exp/nickel:
## fp2_sub_add_correction
module fp2_sub_add_correction
#(
  parameter RADIX = 32,
  parameter DIGITS = 14,
  parameter DIGITS_LOG = ( 
  (DIGITS <= 2) ? 1 : 
  (DIGITS <= 4) ? 2 : 
  (DIGITS <= 8) ? 3 : 
  (DIGITS <= 16) ? 4 : 
  (DIGITS <= 32) ? 5 : 
  (DIGITS <= 64) ? 6 : 
  (DIGITS <= 128) ? 7 : 
  (DIGITS <= 256) ? 8 : 
  (DIGITS <= 512) ? 9 : 
  (DIGITS <= 1024) ? 10 : 
  (DIGITS <= 2048) ? 11 : 
  (DIGITS <= 4096) ? 12 : 
  (DIGITS <= 8192) ? 13 : 
  (DIGITS <= 16384) ? 14 : 
  (DIGITS <= 32768) ? 15 : 
  (DIGITS <= 65536) ? 16 : 
  (DIGITS <= 131072) ? 17 : 
  (DIGITS <= 262144) ? 18 : 
  (DIGITS <= 524288) ? 19 : 
  (DIGITS <= 1048576) ? 20 : 
  (DIGITS <= 2097152) ? 21 : 
  (DIGITS <= 4194304) ? 22 : 
  (DIGITS <= 8388608) ? 23 : 
  (DIGITS <= 16777216) ? 24 : 
  (DIGITS <= 33554432) ? 25 : 
  (DIGITS <= 67108864) ? 26 : 
  (DIGITS <= 134217728) ? 27 : 
  (DIGITS <= 268435456) ? 28 : 
  (DIGITS <= 536870912) ? 29 : 
  (DIGITS <= 1073741824) ? 30 : 
  -1), 
  parameter FILE_CONST_PX2 = "px2.mem",
  parameter FILE_CONST_PX4 = "px4.mem"
)
(
  input wire start,
  input wire rst,
  input wire clk,
  input wire [2:0] cmd,  
  input wire extension_field_op,  
  output wire mem_a_0_rd_en,
  output wire [DIGITS_LOG-1:0] mem_a_0_rd_addr,
  input  wire [RADIX-1:0] mem_a_0_dout,
  output wire mem_a_1_rd_en,
  output wire [DIGITS_LOG-1:0] mem_a_1_rd_addr,
  input  wire [RADIX-1:0] mem_a_1_dout,
  output wire mem_b_0_rd_en,
  output wire [DIGITS_LOG-1:0] mem_b_0_rd_addr,
  input  wire [RADIX-1:0] mem_b_0_dout,
  output wire mem_b_1_rd_en,
  output wire [DIGITS_LOG-1:0] mem_b_1_rd_addr,
  input  wire [RADIX-1:0] mem_b_1_dout,
  output wire px2_mem_rd_en,
  output wire [DIGITS_LOG-1:0] px2_mem_rd_addr,
  input  wire [RADIX-1:0] px2_mem_dout,
  output wire px4_mem_rd_en,
  output wire [DIGITS_LOG-1:0] px4_mem_rd_addr,
  input  wire [RADIX-1:0] px4_mem_dout,
  input wire mem_c_0_rd_en,
  input wire [DIGITS_LOG-1:0] mem_c_0_rd_addr,
  output  wire [RADIX-1:0] mem_c_0_dout,
  input wire mem_c_1_rd_en,
  input wire [DIGITS_LOG-1:0] mem_c_1_rd_addr,
  output  wire [RADIX-1:0] mem_c_1_dout,
  output reg busy,
  output reg done
);
Size in the first run: ~5,600 cells after synthesis, ~2,100 flip-flops, ~310 I/O pins, ~87,000 um2 of cells after synthesis.
clock: 2.85 ns
lec_check: 0
cap_margin: 20
core_margin: 2
core_utilization: 70
cts_cluster_size: 13
hold_slack_margin: 0.27
setup_slack_margin: 0.69
slew_margin: 20
run.sh (not shown) runs the stock make flow with config.mk's settings and CLKGATE_MAP_FILE=.
exp/nickel did not finish: a tool error stopped it during clock tree synthesis (4_1_cts).
## Diff of input files: exp/maple against exp/nickel
-- flow/config.mk --
<<< exp/nickel, line 8
export CAP_MARGIN = 20
export CORE_MARGIN = 2
export CORE_UTILIZATION = 70
export CTS_CLUSTER_SIZE = 13
export HOLD_SLACK_MARGIN = 0.27
export SETUP_SLACK_MARGIN = 0.69
export SLEW_MARGIN = 20
>>> exp/maple, line 8
export CAP_MARGIN = 20
export CORE_MARGIN = 2
export CORE_UTILIZATION = 40
export PLACE_DENSITY = 0.6
export SLEW_MARGIN = 20
==> flow/constraint.sdc <==
create_clock -name core_clock -period 3.95 [get_ports {clk}]
set_input_delay 0.7900 -clock core_clock [delete_from_list [all_inputs] [get_ports {clk}]]
set_output_delay 0.7900 -clock core_clock [all_outputs]
set_load 0.01 [all_outputs]
Findings:
The final report for exp/maple shows a completed flow and a layout that fails verification, specifically setup timing.
Changes observed in exp/maple relative to exp/nickel: die size rose 74%, post-placement setup slack went up, HPWL after detailed placement fell by about 1.3%.
The inputs of exp/juniper differ from those of exp/maple as listed below.
-- flow/config.mk --
<<< exp/maple, line 8
export CAP_MARGIN = 20
export CORE_MARGIN = 2
export CORE_UTILIZATION = 40
export PLACE_DENSITY = 0.6
export SLEW_MARGIN = 20
>>> exp/juniper, line 8
export CAP_MARGIN = 20
export CORE_MARGIN = 2
export CORE_UTILIZATION = 71
export SETUP_SLACK_MARGIN = 0.85
export SLEW_MARGIN = 20
==> flow/constraint.sdc <==
create_clock -name core_clock -period 2.84 [get_ports {clk}]
set_input_delay 0.5680 -clock core_clock [delete_from_list [all_inputs] [get_ports {clk}]]
set_output_delay 0.5680 -clock core_clock [all_outputs]
set_load 0.01 [all_outputs]
Results
- exp/juniper did not finish; the tool stopped in global routing (5_1_grt) with error GRT-0232.
- exp/juniper: placeable core region 95,000 um2 below exp/maple
- Summary of exp/juniper over exp/maple: sequential cell area fraction in the yosys report about even; final estimated routing congestion in global placement shrank by 0.048; synthesized area has remained practically unchanged.
Here is what was changed in the inputs of exp/pepper compared with exp/juniper.
-- flow/config.mk --
<<< exp/juniper, line 8
export CAP_MARGIN = 20
export CORE_MARGIN = 2
export CORE_UTILIZATION = 71
export SETUP_SLACK_MARGIN = 0.85
export SLEW_MARGIN = 20
>>> exp/pepper, line 8
export CAP_MARGIN = 20
export CORE_MARGIN = 2
export CORE_UTILIZATION = 70
export CTS_CLUSTER_SIZE = 13
export HOLD_SLACK_MARGIN = 0.27
export SETUP_SLACK_MARGIN = -0.28
export SLEW_MARGIN = 20
### Flow results
exp/pepper: complete, dirty (capacitance limit, slew limit, setup timing)
The worst-case clock buffer depth on exp/pepper is in line with that on exp/juniper.
Compared exp/pepper vs exp/juniper, and final estimated routing congestion in global placement is up in exp/pepper.
Taking exp/juniper as the reference, in exp/pepper worst-case setup slack after placement went up by 0.092 ns, width of the chip went up by 0.70%, count of flip-flops with a built-in enable after synthesis was more or less identical, floorplan die height went up by 0.70%.
Relative to exp/juniper, number of placement rows increased by 0.78% in exp/pepper.
STATUS die area: exp/pepper loses against exp/juniper
## Diff of input files: exp/raven against exp/pepper
-- flow/config.mk --
<<< exp/pepper, line 8
export CAP_MARGIN = 20
export CORE_MARGIN = 2
export CORE_UTILIZATION = 70
export CTS_CLUSTER_SIZE = 13
export HOLD_SLACK_MARGIN = 0.27
export SETUP_SLACK_MARGIN = -0.28
export SLEW_MARGIN = 20
>>> exp/raven, line 8
export CAP_MARGIN = 20
export CORE_MARGIN = 2
export CORE_UTILIZATION = 67
export CTS_CLUSTER_SIZE = 32
export SETUP_SLACK_MARGIN = 0.75
export SLEW_MARGIN = 20
==> flow/constraint.sdc <==
create_clock -name core_clock -period 3.08 [get_ports {clk}]
set_input_delay 0.6160 -clock core_clock [delete_from_list [all_inputs] [get_ports {clk}]]
set_output_delay 0.6160 -clock core_clock [all_outputs]
set_load 0.01 [all_outputs]
## What came out
Taking exp/pepper as the reference point, the clock-buffer cell count of exp/raven falls by 13%. Summary of exp/raven over exp/pepper: worst hold path stage count dropped 2, final-report setup violation count dropped about 90%, combinational power dropped about 4%, global-route usage over all layers dropped 2.4 points. Relative to exp/pepper, the setup slack of exp/raven is higher by 0.039 ns. exp/raven reports its cell with the biggest individual delay on the critical path as sky130_fd_sc_hd__or4_1 while exp/pepper reports sky130_fd_sc_hd__a211o_4. To summarise exp/raven: no stage aborted, but the layout did not pass its checks, failing on setup timing.
Power and IR drop assume default switching activity.
